Setup of the reference run:
// mips
module mips(
	input        	clk, reset,
	output	[31:0]	pc,
	input 	[31:0]	instr,
	output			memwrite,
	output	[31:0]	aluout, writedata,
	input 	[31:0]	readdata,
	input	[ 4:0]	dispSel,
	output	[31:0]	dispDat );
For scale: roughly 1100 flip-flops, ~200 I/O pins.
Settings: LEC_CHECK=0, ABC_AREA=0, CAP_MARGIN=20, CELL_PAD_IN_SITES_GLOBAL_PLACEMENT=1, CORE_ASPECT_RATIO=1.51, CORE_MARGIN=2, CORE_UTILIZATION=57, GPL_ROUTABILITY_DRIVEN=0, MIN_ROUTING_LAYER=met1, PLACE_DENSITY=0.67, SETUP_SLACK_MARGIN=3.08, SLEW_MARGIN=20; clock period 10.8 ns.
run.sh (not shown) runs the stock make flow with config.mk's settings and CLKGATE_MAP_FILE=.
[the reference run] flow finished | final checks: failed | reasons: setup timing
[inputs] the trial run vs the reference run
# the reference run
export LEC_CHECK = 0
export ABC_AREA = 0
export CAP_MARGIN = 20
export CELL_PAD_IN_SITES_GLOBAL_PLACEMENT = 1
export CORE_ASPECT_RATIO = 1.51
export CORE_MARGIN = 2
export CORE_UTILIZATION = 57
export GPL_ROUTABILITY_DRIVEN = 0
export MIN_ROUTING_LAYER = met1
export PLACE_DENSITY = 0.67
export SETUP_SLACK_MARGIN = 3.08
export SLEW_MARGIN = 20
create_clock -name core_clock -period 10.8 [get_ports {clk}]
# the trial run
export LEC_CHECK = 0
export CAP_MARGIN = 20
export CORE_MARGIN = 2
export CORE_UTILIZATION = 58
export SLEW_MARGIN = 20
export TNS_END_PERCENT = 5
create_clock -name core_clock -period 10.3 [get_ports {clk}]
The trial run vs the reference run — total of fill cells in the finished design dropped by a few percent. Final HPWL from detailed placement: the trial run vs the reference run, no meaningful difference. As of the trial run, overall chip area had fallen slightly compared to the reference run. The ratio of routed vias to standard cells of the reference run and that of the trial run are within noise of each other. Although the trial run finished all stages, its layout failed final checks on setup timing. Number of clock buffer instances in the layout: the trial run > the reference run. Setup WNS the reference run -> the trial run: worse.

* * *

mips again, from the RTL that the note above started with.
make LEC_CHECK=0 CAP_MARGIN=5 CORE_MARGIN=2 CORE_UTILIZATION=66 SETUP_SLACK_MARGIN=2.71 SLEW_MARGIN=20 TNS_END_PERCENT=5 finish   # period 9.73 ns
The baseline died in global routing (5_1_grt) (ODB-0269).
Rerun with:
==> flow/config.mk (replaced) <==
export PLATFORM = sky130hd
export DESIGN_NAME = mips
export DESIGN_NICKNAME = mips
export VERILOG_FILES = /design/flow/design.v
export SDC_FILE = /design/flow/constraint.sdc
export NUM_CORES = 4
export LEC_CHECK = 0
export CAP_MARGIN = 20
export CELL_PAD_IN_SITES_DETAIL_PLACEMENT = 2
export CELL_PAD_IN_SITES_GLOBAL_PLACEMENT = 2
export CORE_MARGIN = 2
export CORE_UTILIZATION = 20
export SLEW_MARGIN = 20
==> flow/constraint.sdc (replaced) <==
create_clock -name core_clock -period 12.0 [get_ports {clk}]
set_input_delay 2.4000 -clock core_clock [delete_from_list [all_inputs] [get_ports {clk}]]
set_output_delay 2.4000 -clock core_clock [all_outputs]
set_load 0.01 [all_outputs]
Outcome: The changed run finished with timing, DRC and antenna clean. Synthesized area is unchanged. Die area is higher to 3.3 times its value. Synthesized cell count stays the same.
Rerun with:
--- a/flow/config.mk
+++ b/flow/config.mk
@@ -7,7 +7,5 @@
 export LEC_CHECK = 0
 export CAP_MARGIN = 20
-export CELL_PAD_IN_SITES_DETAIL_PLACEMENT = 2
-export CELL_PAD_IN_SITES_GLOBAL_PLACEMENT = 2
 export CORE_MARGIN = 2
-export CORE_UTILIZATION = 20
+export CORE_UTILIZATION = 40
 export SLEW_MARGIN = 20
=> The new run finished clean. Design area shrinks by a few percent. Die size is lower by well over a third. Worst setup slack degrades by 0.11 ns.
Rerun with:
--- a/flow/config.mk
+++ b/flow/config.mk
@@ -6,6 +6,9 @@
 export NUM_CORES = 4
 export LEC_CHECK = 0
+export ABC_AREA = 1
 export CAP_MARGIN = 20
 export CORE_MARGIN = 2
-export CORE_UTILIZATION = 40
+export CORE_UTILIZATION = 70
+export PLACE_DENSITY = 0.65
+export SETUP_SLACK_MARGIN = 2.32
 export SLEW_MARGIN = 20
==> flow/constraint.sdc (replaced) <==
create_clock -name core_clock -period 8.84 [get_ports {clk}]
set_input_delay 1.7680 -clock core_clock [delete_from_list [all_inputs] [get_ports {clk}]]
set_output_delay 1.7680 -clock core_clock [all_outputs]
set_load 0.01 [all_outputs]
Effect: Now the flow did not get past global routing (5_1_grt). Synthesized cell count is higher by 60%. Synthesized area is higher by 5.1%. Die size is lower by 40%.
Rerun with:
--- a/flow/config.mk
+++ b/flow/config.mk
@@ -6,9 +6,7 @@
 export NUM_CORES = 4
 export LEC_CHECK = 0
-export ABC_AREA = 1
 export CAP_MARGIN = 20
 export CORE_MARGIN = 2
-export CORE_UTILIZATION = 70
-export PLACE_DENSITY = 0.65
+export CORE_UTILIZATION = 58
 export SETUP_SLACK_MARGIN = 2.32
 export SLEW_MARGIN = 20
What happened:
- The changed run completed, yet does not pass: setup timing
- area after synthesis shrinks by 4.9%
- synthesized cell count shrinks by 37%
- die size climbs by 15%

* * *

== build 9 ==
Starting RTL as in the previous note.
// mips
module mips(
	input        	clk, reset,
	output	[31:0]	pc,
	input 	[31:0]	instr,
	output			memwrite,
	output	[31:0]	aluout, writedata,
	input 	[31:0]	readdata,
	input	[ 4:0]	dispSel,
	output	[31:0]	dispDat );
make LEC_CHECK=0 CAP_MARGIN=0 CORE_ASPECT_RATIO=0.94 CORE_MARGIN=2 CORE_UTILIZATION=72 CTS_CLUSTER_DIAMETER=262 CTS_CLUSTER_SIZE=58 PLACE_DENSITY_LB_ADDON=0.01 SETUP_SLACK_MARGIN=2.79 SLEW_MARGIN=20 TNS_END_PERCENT=5 finish   # period 9.77 ns
Build 9 never completed, since it errored out during 5_1_grt.
Setup changes, build 9 to build 73
Settings: CTS_CLUSTER_DIAMETER: 262 -> unset; CTS_CLUSTER_SIZE: 58 -> unset; CORE_ASPECT_RATIO: 0.94 -> unset; CORE_UTILIZATION: 72 -> 58; SETUP_SLACK_MARGIN: 2.79 -> unset; CAP_MARGIN: 0 -> 20; PLACE_DENSITY_LB_ADDON: 0.01 -> unset; the clock period (ns, I/O delays scaled along): 9.77 -> 9.73.
Build 73: core area higher than build 9
Comparing build 9 against build 73, there is no change at all in post-synth area from yosys stat.
Number of distinct library cells after synthesis: build 9 vs build 73 identical
Layout checks on build 73: not met. Flow itself completed; violations: negative setup slack.
diff inputs: build 73 => build 47
Settings: SETUP_SLACK_MARGIN newly set to 2.32; PLACE_DENSITY newly set to 0.66; ABC_AREA newly set to 1; CORE_UTILIZATION changed from 58 to 70; TNS_END_PERCENT removed (was 5); the clock period (ns, I/O delays scaled along) changed from 9.73 to 8.84.
### Flow results
- What ended build 47 was a tool error in 5_1_grt; the run never finished.
- STATUS pre-CTS setup slack: build 47 wins against build 73
- Diff build 73 -> build 47 | chip area from the yosys synthesis statistics | increase of 5.1%
- On area enclosed by the die boundary, build 47 does better than build 73.
- Looking at total cells reported by yosys after synthesis across build 47 and build 73, the one that comes out higher is build 47.
- Compared with build 73, in build 47 number of instances in the synthesized netlist shows an increase of about 60%; deepest level of the CTS H-tree shows a reduction of 1; share of synthesized area occupied by flip-flops and latches shows a reduction of 1.7 points; synthesized area shows an increase of 5.1%.
The inputs of build 98 differ from those of build 47 as listed below.
Settings: clearing ABC_AREA, which used to be 1; swapping 70 for 40 in CORE_UTILIZATION; clearing PLACE_DENSITY, which used to be 0.66; clearing SETUP_SLACK_MARGIN, which used to be 2.32; swapping 8.84 for 11.9 in the clock period (ns, I/O delays scaled along).
## What came out
As far as count of state elements after synthesis goes, build 98 and build 47 are indistinguishable; the numbers are identical. Register area share after synthesis came out higher on build 98 than on build 47. In summary, build 98 completed successfully, with a layout that passed the timing, DRC and antenna checks. Build 98 vs. build 47: area after detailed placement now smaller; number of buffers added for setup after CTS now smaller; chip area line of the yosys report now smaller; number of nets produced by synthesis now smaller; number of library cell types mapped by synthesis now larger. Compared build 98 vs build 47, and area after synthesis is down in build 98. Die size, build 47 and build 98: lower on build 47. Build 98 against build 47; synthesized cell count is down by more than a quarter. Build 98 ended with more post-place setup slack than build 47.

* * *

run 1:
Starting RTL as in the previous note.
make LEC_CHECK=0 CAP_MARGIN=0 CORE_ASPECT_RATIO=0.94 CORE_MARGIN=2 CORE_UTILIZATION=72 CTS_CLUSTER_DIAMETER=57 CTS_CLUSTER_SIZE=58 PLACE_DENSITY_LB_ADDON=0.01 SETUP_SLACK_MARGIN=2.88 SLEW_MARGIN=20 finish   # period 9.77 ns
Run 1 terminated abnormally: 4_1_cts reported DPL-0033.
[inputs] run 2 vs run 1
- changing CORE_UTILIZATION from 72 to 63
- removing PLACE_DENSITY_LB_ADDON (formerly 0.01)
- removing CORE_ASPECT_RATIO (formerly 0.94)
- removing CTS_CLUSTER_SIZE (formerly 58)
- changing SETUP_SLACK_MARGIN from 2.88 to -0.21
- removing CTS_CLUSTER_DIAMETER (formerly 57)
- changing CAP_MARGIN from 0 to 5
- changing the clock period (ns, I/O delays scaled along) from 9.77 to 8.84
### Flow results
Run status, run 2: aborted in 5_1_grt, error GRT-0232. Against run 1, run 2 comes in about 3.3% lower on weighted congestion at the end of routability-driven global placement. Run 1 has a lower die footprint than run 2. Re number of cell instances after yosys synthesis: no difference whatsoever between run 1 and run 2. Run 2 vs run 1 on sum of net half-perimeters after detailed placement: run 2 is the lower one.
Inputs modified between run 2 and run 3:
- CAP_MARGIN changed from 5 to 20
- SETUP_SLACK_MARGIN removed (was -0.21)
- CTS_CLUSTER_SIZE newly set to 94
- CORE_UTILIZATION changed from 63 to 60
- the clock period (ns, I/O delays scaled along) changed from 8.84 to 12.3
Findings:
[diff] half-perimeter wire length after placement, run 3 relative to run 2: improvement
Run 3 was carried through to the last stage, and its layout satisfied the timing, DRC and antenna checks.
Run 3: weighted congestion at the end of routability-driven global placement higher than run 2
Taking run 2 as the reference, in run 3 area share of and/or/nand/nor cells after synthesis was more or less identical; core outline area went up by 8200 um2.
Input changes introduced in run 4 (baseline for comparison: run 3):
- CTS_CLUSTER_SIZE now 47, was 94
- CORE_UTILIZATION now 66, was 60
- the clock period (ns, I/O delays scaled along) now 6.4, was 12.3
Findings:
Seen in the log of run 4: GRT-0232 during 5_1_grt, after which the run never completed. Run 4 vs. run 3: total half-perimeter wirelength after legalization and detailed placement moved up, global placer's final weighted congestion saw little to no change, chip width fell 4.6%, total of cells resized after clock tree synthesis has increased.

* * *

mips again, from the RTL that the note above started with.
==> flow/config.mk <==
export PLATFORM = sky130hd
export DESIGN_NAME = mips
export DESIGN_NICKNAME = mips
export VERILOG_FILES = /design/flow/design.v
export SDC_FILE = /design/flow/constraint.sdc
export NUM_CORES = 4
export LEC_CHECK = 0
export ABC_AREA = 0
export CAP_MARGIN = 20
export CELL_PAD_IN_SITES_GLOBAL_PLACEMENT = 0
export CORE_ASPECT_RATIO = 1.51
export CORE_MARGIN = 2
export CORE_UTILIZATION = 67
export GPL_ROUTABILITY_DRIVEN = 1
export MAX_ROUTING_LAYER = met4
export MIN_ROUTING_LAYER = met1
export PLACE_DENSITY = 0.67
export SLEW_MARGIN = 20
==> flow/constraint.sdc <==
create_clock -name core_clock -period 10.8 [get_ports {clk}]
set_input_delay 2.1600 -clock core_clock [delete_from_list [all_inputs] [get_ports {clk}]]
set_output_delay 2.1600 -clock core_clock [all_outputs]
set_load 0.01 [all_outputs]
The first run never finished: it broke off in global routing (5_1_grt).
Change:
==> flow/config.mk (replaced) <==
export PLATFORM = sky130hd
export DESIGN_NAME = mips
export DESIGN_NICKNAME = mips
export VERILOG_FILES = /design/flow/design.v
export SDC_FILE = /design/flow/constraint.sdc
export NUM_CORES = 4
export LEC_CHECK = 0
export CAP_MARGIN = 20
export CORE_MARGIN = 2
export CORE_UTILIZATION = 72
export CTS_CLUSTER_SIZE = 47
export PLACE_DENSITY = 0.64
export SETUP_SLACK_MARGIN = 1.78
export SLEW_MARGIN = 20
==> flow/constraint.sdc (replaced) <==
create_clock -name core_clock -period 6.4 [get_ports {clk}]
set_input_delay 1.2800 -clock core_clock [delete_from_list [all_inputs] [get_ports {clk}]]
set_output_delay 1.2800 -clock core_clock [all_outputs]
set_load 0.01 [all_outputs]
Result: Now the flow failed in detailed placement (3_5_place_dp) on DPL-0033. Area after synthesis is unchanged. Die size came out lower by 6.9%. Synthesized cell count does not change.
Change:
--- a/flow/config.mk
+++ b/flow/config.mk
@@ -7,8 +7,10 @@
 export LEC_CHECK = 0
-export CAP_MARGIN = 20
+export CAP_MARGIN = 0
 export CORE_MARGIN = 2
-export CORE_UTILIZATION = 72
+export CORE_UTILIZATION = 70
+export CTS_CLUSTER_DIAMETER = 367
 export CTS_CLUSTER_SIZE = 47
-export PLACE_DENSITY = 0.64
-export SETUP_SLACK_MARGIN = 1.78
+export PLACE_DENSITY_LB_ADDON = 0.0
+export SETUP_SLACK_MARGIN = 1.86
 export SLEW_MARGIN = 20
+export TNS_END_PERCENT = 70
What happened:
- This time the run stopped in global routing (5_1_grt)
- area after synthesis stays the same
- synthesized cell count stays the same
- die size grows by 2.8%
Change:
==> flow/config.mk (replaced) <==
export PLATFORM = sky130hd
export DESIGN_NAME = mips
export DESIGN_NICKNAME = mips
export VERILOG_FILES = /design/flow/design.v
export SDC_FILE = /design/flow/constraint.sdc
export NUM_CORES = 4
export LEC_CHECK = 0
export CAP_MARGIN = 0
export CORE_ASPECT_RATIO = 0.94
export CORE_MARGIN = 2
export CORE_UTILIZATION = 72
export CTS_CLUSTER_DIAMETER = 262
export CTS_CLUSTER_SIZE = 58
export PLACE_DENSITY_LB_ADDON = 0.01
export SLEW_MARGIN = 20
==> flow/constraint.sdc (replaced) <==
create_clock -name core_clock -period 9.77 [get_ports {clk}]
set_input_delay 1.9540 -clock core_clock [delete_from_list [all_inputs] [get_ports {clk}]]
set_output_delay 1.9540 -clock core_clock [all_outputs]
set_load 0.01 [all_outputs]
Result: The new run failed in detailed placement (3_5_place_dp); synthesized area is unchanged; synthesized cell count stays the same; die area shrinks by 2.7%.
Change:
==> flow/config.mk (replaced) <==
export PLATFORM = sky130hd
export DESIGN_NAME = mips
export DESIGN_NICKNAME = mips
export VERILOG_FILES = /design/flow/design.v
export SDC_FILE = /design/flow/constraint.sdc
export NUM_CORES = 4
export LEC_CHECK = 0
export CAP_MARGIN = 20
export CORE_MARGIN = 2
export CORE_UTILIZATION = 72
export CTS_CLUSTER_DIAMETER = 400
export CTS_CLUSTER_SIZE = 94
export PLACE_DENSITY = 0.39
export SLEW_MARGIN = 20
==> flow/constraint.sdc (replaced) <==
create_clock -name core_clock -period 12.3 [get_ports {clk}]
set_input_delay 2.4600 -clock core_clock [delete_from_list [all_inputs] [get_ports {clk}]]
set_output_delay 2.4600 -clock core_clock [all_outputs]
set_load 0.01 [all_outputs]
Result: The changed run never finished: it broke off in global routing (5_1_grt) on GRT-0232. Synthesized area does not change. Die size hardly moves. Synthesized cell count does not change.

* * *

mips again, from the RTL that the note above started with.
## mips
module mips(
	input        	clk, reset,
	output	[31:0]	pc,
	input 	[31:0]	instr,
	output			memwrite,
	output	[31:0]	aluout, writedata,
	input 	[31:0]	readdata,
	input	[ 4:0]	dispSel,
	output	[31:0]	dispDat );
Settings: LEC_CHECK=0, ABC_AREA=1, CAP_MARGIN=35, CELL_PAD_IN_SITES_DETAIL_PLACEMENT=2, CELL_PAD_IN_SITES_GLOBAL_PLACEMENT=2, CORE_ASPECT_RATIO=1.51, CORE_MARGIN=7, CORE_UTILIZATION=20, GPL_TIMING_DRIVEN=0, MAX_ROUTING_LAYER=met4, MIN_ROUTING_LAYER=met1, PLACE_DENSITY_LB_ADDON=0.1, SLEW_MARGIN=20, TNS_END_PERCENT=15; clock period 12.0 ns.
The baseline completed and failed the layout checks on negative setup slack.
Edit:
ABC_AREA = default   (was 1)
CAP_MARGIN = 20   (was 35)
CELL_PAD_IN_SITES_DETAIL_PLACEMENT = default   (was 2)
CORE_ASPECT_RATIO = default   (was 1.51)
CORE_MARGIN = 10   (was 7)
CORE_UTILIZATION = 35   (was 20)
HOLD_SLACK_MARGIN = 0.14   (was default)
MIN_ROUTING_LAYER = default   (was met1)
PLACE_DENSITY_LB_ADDON = 0.08   (was 0.1)
SETUP_SLACK_MARGIN = 2.6   (was default)
SLEW_MARGIN = 5   (was 20)
TNS_END_PERCENT = 25   (was 15)
What happened: The changed run finished with negative setup slack left; wire length falls by 56%; global-route usage goes down by 10 points; setup slack improved by 0.030 ns; cell area is lower by 13%; count of clock-buffer cells in the layout decreases by 2; core utilization rises by 17 points; synthesized area fell by 4.9%; worst hold slack improves by 0.0060 ns; die area decreases by 44%; cell count decreases by 40%.
Edit:
CAP_MARGIN = 35   (was 20)
CELL_PAD_IN_SITES_DETAIL_PLACEMENT = 2   (was default)
CORE_MARGIN = 2   (was 10)
CORE_UTILIZATION = 20   (was 35)
HOLD_SLACK_MARGIN = default   (was 0.14)
MAX_ROUTING_LAYER = default   (was met4)
MIN_ROUTING_LAYER = met1   (was default)
PLACE_DENSITY_LB_ADDON = default   (was 0.08)
SETUP_SLACK_MARGIN = default   (was 2.6)
SLEW_MARGIN = 20   (was 5)
TNS_END_PERCENT = 15   (was 25)
After rerunning:
- The changed run completed, yet does not pass: negative setup slack
- utilization came out lower by 18 points
- die size came out higher by well over a third
- routed wire length came out higher by roughly a tenth
- non-clock buffer count came out higher by 139
Edit:
CAP_MARGIN = 5   (was 35)
CELL_PAD_IN_SITES_DETAIL_PLACEMENT = default   (was 2)
CELL_PAD_IN_SITES_GLOBAL_PLACEMENT = default   (was 2)
CORE_UTILIZATION = 66   (was 20)
GPL_TIMING_DRIVEN = default   (was 0)
MIN_ROUTING_LAYER = default   (was met1)
SETUP_SLACK_MARGIN = 2.32   (was default)
TNS_END_PERCENT = 5   (was 15)
clock period = 8.84 ns   (was 12.0 ns; I/O delays follow)
After rerunning: The changed run aborted during global routing; area after synthesis does not change; synthesized cell count stays the same; die size is lower by well over a third.
